== run 1 ==
==> flow/design.v <==
module alu (
    input               i_clk,
    input               i_rst_n,
    input               i_valid,
    input signed [11:0] i_data_a,
    input signed [11:0] i_data_b,
    input        [2:0]  i_inst,
    output              o_valid,
    output       [11:0] o_data,
    output              o_overflow
);
reg  [11:0] o_data_w, o_data_r;
reg         o_valid_w, o_valid_r;
reg         o_overflow_w, o_overflow_r;
reg  [19:0] data_old;
reg         overflow_old;
wire [12:0] data_add, data_sub, data_mean;
wire [23:0] data_mul;
wire [19:0] data_mul_round;
wire [20:0] data_mac;
wire [11:0] data_a_abs, data_b_abs;
assign o_valid = o_valid_r;
assign o_data = o_data_r;
assign o_overflow = o_overflow_r;
assign data_add = {i_data_a[11], i_data_a} + {i_data_b[11], i_data_b};
assign data_sub = {i_data_a[11], i_data_a} - {i_data_b[11], i_data_b};
assign data_mul = {{12{i_data_a[11]}}, i_data_a} * {{12{i_data_b[11]}}, i_data_b};
assign data_mul_round = {data_mul[23], data_mul[23:5]} + {19'd0, data_mul[4]};
assign data_mac = {data_mul_round[19], data_mul_round} + {data_old[19], data_old};
assign data_mean = data_add >> 1;
assign data_a_abs = i_data_a[11]? ~(i_data_a)+12'd1: i_data_a;
assign data_b_abs = i_data_b[11]? ~(i_data_b)+12'd1: i_data_b;
always@(*) begin
  o_data_w = 12'd0;
  o_valid_w = i_valid;
  o_overflow_w = 1'b0;
  case(i_inst)
    3'b000: begin  
      o_overflow_w = ^data_add[12:11];
      o_data_w = data_add[11:0];
    end
    3'b001: begin  
      o_overflow_w = ^data_sub[12:11];
      o_data_w = data_sub[11:0];
    end
    3'b010: begin  
      o_data_w = data_mul_round[11:0];
      o_overflow_w = ~(data_mul_round[19:11] == 9'b1_1111_1111 | data_mul_round[19:11] == 9'b0_0000_0000);
    end
    3'b011: begin  
      o_data_w = data_mac[11:0]; 
      o_overflow_w = ~(data_mac[20:11] == 10'b11_1111_1111 | data_mac[20:11] == 10'b00_0000_0000) | overflow_old;
    end
    3'b100: begin  
      o_data_w = ~(i_data_a ^ i_data_b);
    end
    3'b101: begin  
      o_data_w = ~i_data_a[11]? i_data_a: 12'd0;
    end
    3'b110: begin  
      o_data_w = data_mean[11:0];
    end
    3'b111: begin  
      o_data_w = (data_a_abs >= data_b_abs)? data_a_abs: data_b_abs;
    end
  endcase
end
always@(posedge i_clk or negedge i_rst_n) begin
  if(~i_rst_n) begin
    o_data_r <= 12'd0;
    o_overflow_r <= 1'b0;
    o_valid_r <= 1'b0;
  end 
  else begin
    o_data_r <= o_data_w;
    o_overflow_r <= o_overflow_w;
    o_valid_r <= o_valid_w;
  end
end
always@(posedge i_clk or negedge i_rst_n) begin
  if(~i_rst_n) begin
    data_old <= 20'd0;
    overflow_old <= 1'b0;
  end
  else if(i_valid) begin
    if(i_inst == 3'b011)begin
      data_old <= {{8{o_data_w[11]}}, o_data_w};
      overflow_old <= o_overflow_w;
    end
    else begin
      data_old <= 20'd0;
      overflow_old <= 1'b0;
    end
  end
end
endmodule
Settings: LEC_CHECK=0, ABC_AREA=1, CAP_MARGIN=20, CELL_PAD_IN_SITES_DETAIL_PLACEMENT=0, CELL_PAD_IN_SITES_GLOBAL_PLACEMENT=0, CORE_MARGIN=2, CORE_UTILIZATION=72, CTS_CLUSTER_DIAMETER=226, CTS_CLUSTER_SIZE=42, GPL_ROUTABILITY_DRIVEN=1, GPL_TIMING_DRIVEN=1, HOLD_SLACK_MARGIN=0.07, MAX_ROUTING_LAYER=met4, PLACE_DENSITY_LB_ADDON=0.19, SETUP_SLACK_MARGIN=-0.3, SLEW_MARGIN=40, TNS_END_PERCENT=35; clock period 8.0 ns.
run.sh (not shown) runs the stock make flow with config.mk's settings and CLKGATE_MAP_FILE=.
Run 1 did not finish; a tool error ended it in global routing.
Input-level comparison between run 2 and run 1:
-- flow/config.mk --
<<< run 1, line 8
export ABC_AREA = 1
>>> run 2, line 8
<<< run 1, line 13
export CORE_UTILIZATION = 72
export CTS_CLUSTER_DIAMETER = 226
>>> run 2, line 12
export CORE_UTILIZATION = 65
export CTS_CLUSTER_DIAMETER = 219
<<< run 1, line 18
export HOLD_SLACK_MARGIN = 0.07
export MAX_ROUTING_LAYER = met4
export PLACE_DENSITY_LB_ADDON = 0.19
>>> run 2, line 17
export MAX_ROUTING_LAYER = met5
<<< run 1, line 22
export SLEW_MARGIN = 40
>>> run 2, line 19
export SLEW_MARGIN = 20
==> flow/constraint.sdc <==
create_clock -name core_clock -period 9.36 [get_ports {i_clk}]
set_input_delay 1.8720 -clock core_clock [delete_from_list [all_inputs] [get_ports {i_clk}]]
set_output_delay 1.8720 -clock core_clock [all_outputs]
set_load 0.01 [all_outputs]
## What came out
- The flow for run 2 finished, though final verification flagged negative setup slack.
- Die extent in y went up slightly going from run 1 to run 2.
- Cell area after placement: run 2 vs run 1 down 7.1%
- Register bit count reported by yosys of run 2 is on par with run 1.
- On last weighted congestion value of the routability-driven placer: between run 1 and run 2, it ends up lower for run 2.
- Core utilization before placement ended up 8.0 points lower on run 2 than on run 1.
- [compare] base=run 1 new=run 2: compound-cell area share of the yosys netlist saw an increase; combined area of all synthesized cells lower; detailed placer's ending HPWL -about 27%; die area went up.
- Run 2: count of mapped cells out of synthesis about 23% below run 1
The following lists how run 3 was set up differently from run 2:
-- flow/config.mk --
<<< run 2, line 12
export CORE_UTILIZATION = 65
>>> run 3, line 12
export CORE_UTILIZATION = 33
<<< run 2, line 14
export CTS_CLUSTER_SIZE = 42
>>> run 3, line 14
export CTS_CLUSTER_SIZE = 100
<<< run 2, line 18
export SETUP_SLACK_MARGIN = -0.3
>>> run 3, line 18
export SETUP_SLACK_MARGIN = -0.46
<<< run 2, line 20
export TNS_END_PERCENT = 35
>>> run 3, line 20
==> comparison <==
| run 3 | all stages done | FAIL | negative setup slack |. Run 2 -> run 3: deepest clock path buffer count delta 0, exact match. Run 3 against run 2; critical path depth is down by a few percent. Summary of run 3 over run 2: die width went up by 39%, share of the core filled with cells in the final layout went down by 41 points, number of antenna violations at the first check in global routing went down by 1, proportion of cell area occupied by registers was more or less identical, post-synthesis chip area from yosys was more or less identical. Between run 2 and run 3, wire length of the first global-routing pass is lower for run 2, run 3 comes in above that. In the metrics for run 2 and run 3, the one carrying the higher non-clock buffer share of cell area is run 3. Number of vias in the routed layout delta (run 3 − run 2): favourable.
--- input diff run 3..run 4 ---
-- flow/config.mk --
<<< run 3, line 12
export CORE_UTILIZATION = 33
export CTS_CLUSTER_DIAMETER = 219
export CTS_CLUSTER_SIZE = 100
>>> run 4, line 12
export CORE_UTILIZATION = 72
export CTS_CLUSTER_DIAMETER = 28
export CTS_CLUSTER_SIZE = 42
<<< run 3, line 18
export SETUP_SLACK_MARGIN = -0.46
>>> run 4, line 18
export PLACE_DENSITY_LB_ADDON = 0.19
export SETUP_SLACK_MARGIN = -0.3
<<< run 3, line 20
>>> run 4, line 21
export TNS_END_PERCENT = 35
Results
Die area: run 4 vs run 3 down 53%
The final reports for run 4 and run 3 show fraction of met1 tracks used by global routing higher in the former.
Wire: run 4 routes more than run 3
Number of global-route vias before repair on run 4 is up relative to run 3.
Comparing run 4 and run 3, the lower worst-case setup slack after placement was measured on run 4.
For run 3, the launching instance or port of the critical path was i_data_b[7], unlike run 4, where it was i_data_b[2].
No crash in run 4: every stage finished, but the layout fails its final checks due to negative setup slack.
The number of cells on the worst reg-to-reg path reported for run 4 is smaller than that of run 3 by 3.

---

oak:
RTL: the design.v shown in full above, as it stands there.
make LEC_CHECK=0 CAP_MARGIN=20 CORE_MARGIN=2 CORE_UTILIZATION=71 CTS_CLUSTER_DIAMETER=50 CTS_CLUSTER_SIZE=10 PLACE_DENSITY_LB_ADDON=0.24 SLEW_MARGIN=20 TNS_END_PERCENT=5 finish   # period 9.43 ns
oak did not run to completion, as it errored out during 5_1_grt.
Here is what was changed in the inputs of pine compared with oak.
--- a/flow/config.mk
+++ b/flow/config.mk
@@ -9,5 +9,4 @@
 export CORE_MARGIN = 2
-export CORE_UTILIZATION = 71
+export CORE_UTILIZATION = 72
 export CTS_CLUSTER_DIAMETER = 50
-export CTS_CLUSTER_SIZE = 10
 export PLACE_DENSITY_LB_ADDON = 0.24
==> flow/constraint.sdc <==
create_clock -name core_clock -period 9.17 [get_ports {i_clk}]
set_input_delay 1.8340 -clock core_clock [delete_from_list [all_inputs] [get_ports {i_clk}]]
set_output_delay 1.8340 -clock core_clock [all_outputs]
set_load 0.01 [all_outputs]
--- outcome ---
Re quantity of I/O buffers inserted on ports: no difference whatsoever between oak and pine. From pine to oak, number of clock buffers inserted by TritonCTS did not move at all. As far as H-tree level count is concerned, pine and oak perform about the same. Compared with oak, in pine full die area shows a reduction of about 1.3%; post-placement worst setup slack lower. oak → pine: number of setup buffers added after CTS now larger, post-detailed-placement cell area shows an increase of 0.65%, Yosys chip area roughly the same. NOTE: starting utilization of the core area in pine exceeds that of oak. pine | ERROR | 5_1_grt. When pine is set beside oak, its cell count after placement turns out to be about 0.35% larger.
> inputs changed (pine -> birch)
--- a/flow/config.mk
+++ b/flow/config.mk
@@ -7,2 +7,3 @@
 export LEC_CHECK = 0
+export ABC_AREA = 1
 export CAP_MARGIN = 20
@@ -10,5 +11,4 @@
 export CORE_UTILIZATION = 72
-export CTS_CLUSTER_DIAMETER = 50
-export PLACE_DENSITY_LB_ADDON = 0.24
+export CTS_CLUSTER_DIAMETER = 67
+export CTS_CLUSTER_SIZE = 10
 export SLEW_MARGIN = 20
-export TNS_END_PERCENT = 5
==> flow/constraint.sdc <==
create_clock -name core_clock -period 4.09 [get_ports {i_clk}]
set_input_delay 0.8180 -clock core_clock [delete_from_list [all_inputs] [get_ports {i_clk}]]
set_output_delay 0.8180 -clock core_clock [all_outputs]
set_load 0.01 [all_outputs]
==> results <==
Taking pine over birch, the yosys-reported design area after synthesis ratio works out to 0.925. The register share after synthesis of birch is lower than that of pine. Taking pine as the reference point, the placeable core region of birch rises by 890 sq um. birch is listed as incomplete: the tool reported an error in 3_5_place_dp and the run ended there. From pine to birch the numbers moved as follows: number of cell instances after yosys synthesis has increased, xor/xnor cell area share of the yosys netlist went down.
Input-level comparison between maple and birch:
--- a/flow/config.mk
+++ b/flow/config.mk
@@ -7,8 +7,6 @@
 export LEC_CHECK = 0
-export ABC_AREA = 1
 export CAP_MARGIN = 20
 export CORE_MARGIN = 2
-export CORE_UTILIZATION = 72
-export CTS_CLUSTER_DIAMETER = 67
-export CTS_CLUSTER_SIZE = 10
+export CORE_UTILIZATION = 66
+export SETUP_SLACK_MARGIN = -0.49
 export SLEW_MARGIN = 20
==> flow/constraint.sdc <==
create_clock -name core_clock -period 8.53 [get_ports {i_clk}]
set_input_delay 1.7060 -clock core_clock [delete_from_list [all_inputs] [get_ports {i_clk}]]
set_output_delay 1.7060 -clock core_clock [all_outputs]
set_load 0.01 [all_outputs]
==> comparison <==
Adder and majority cell fraction of the synthesized area: lower on birch. maple: starting density of the core 7.6 points below birch. Synthesized cell count in maple is about 23% below birch. Lower area after synthesis goes to maple over birch. [flow] maple | stages: complete | final checks: fail | reason: negative setup slack. | synthesized flop and latch total | maple vs birch | ≈ equal |. Taking birch as 1.0, maple lands at 0.817 on routability congestion estimate from global placement. In the tables for birch and maple, chip area line of the yosys report reads higher with birch. The final reports for maple and birch show proportion of synthesized chip area in sequential cells higher in the former. maple against birch; count of distinct cell types in the synthesized netlist is up by more than half.
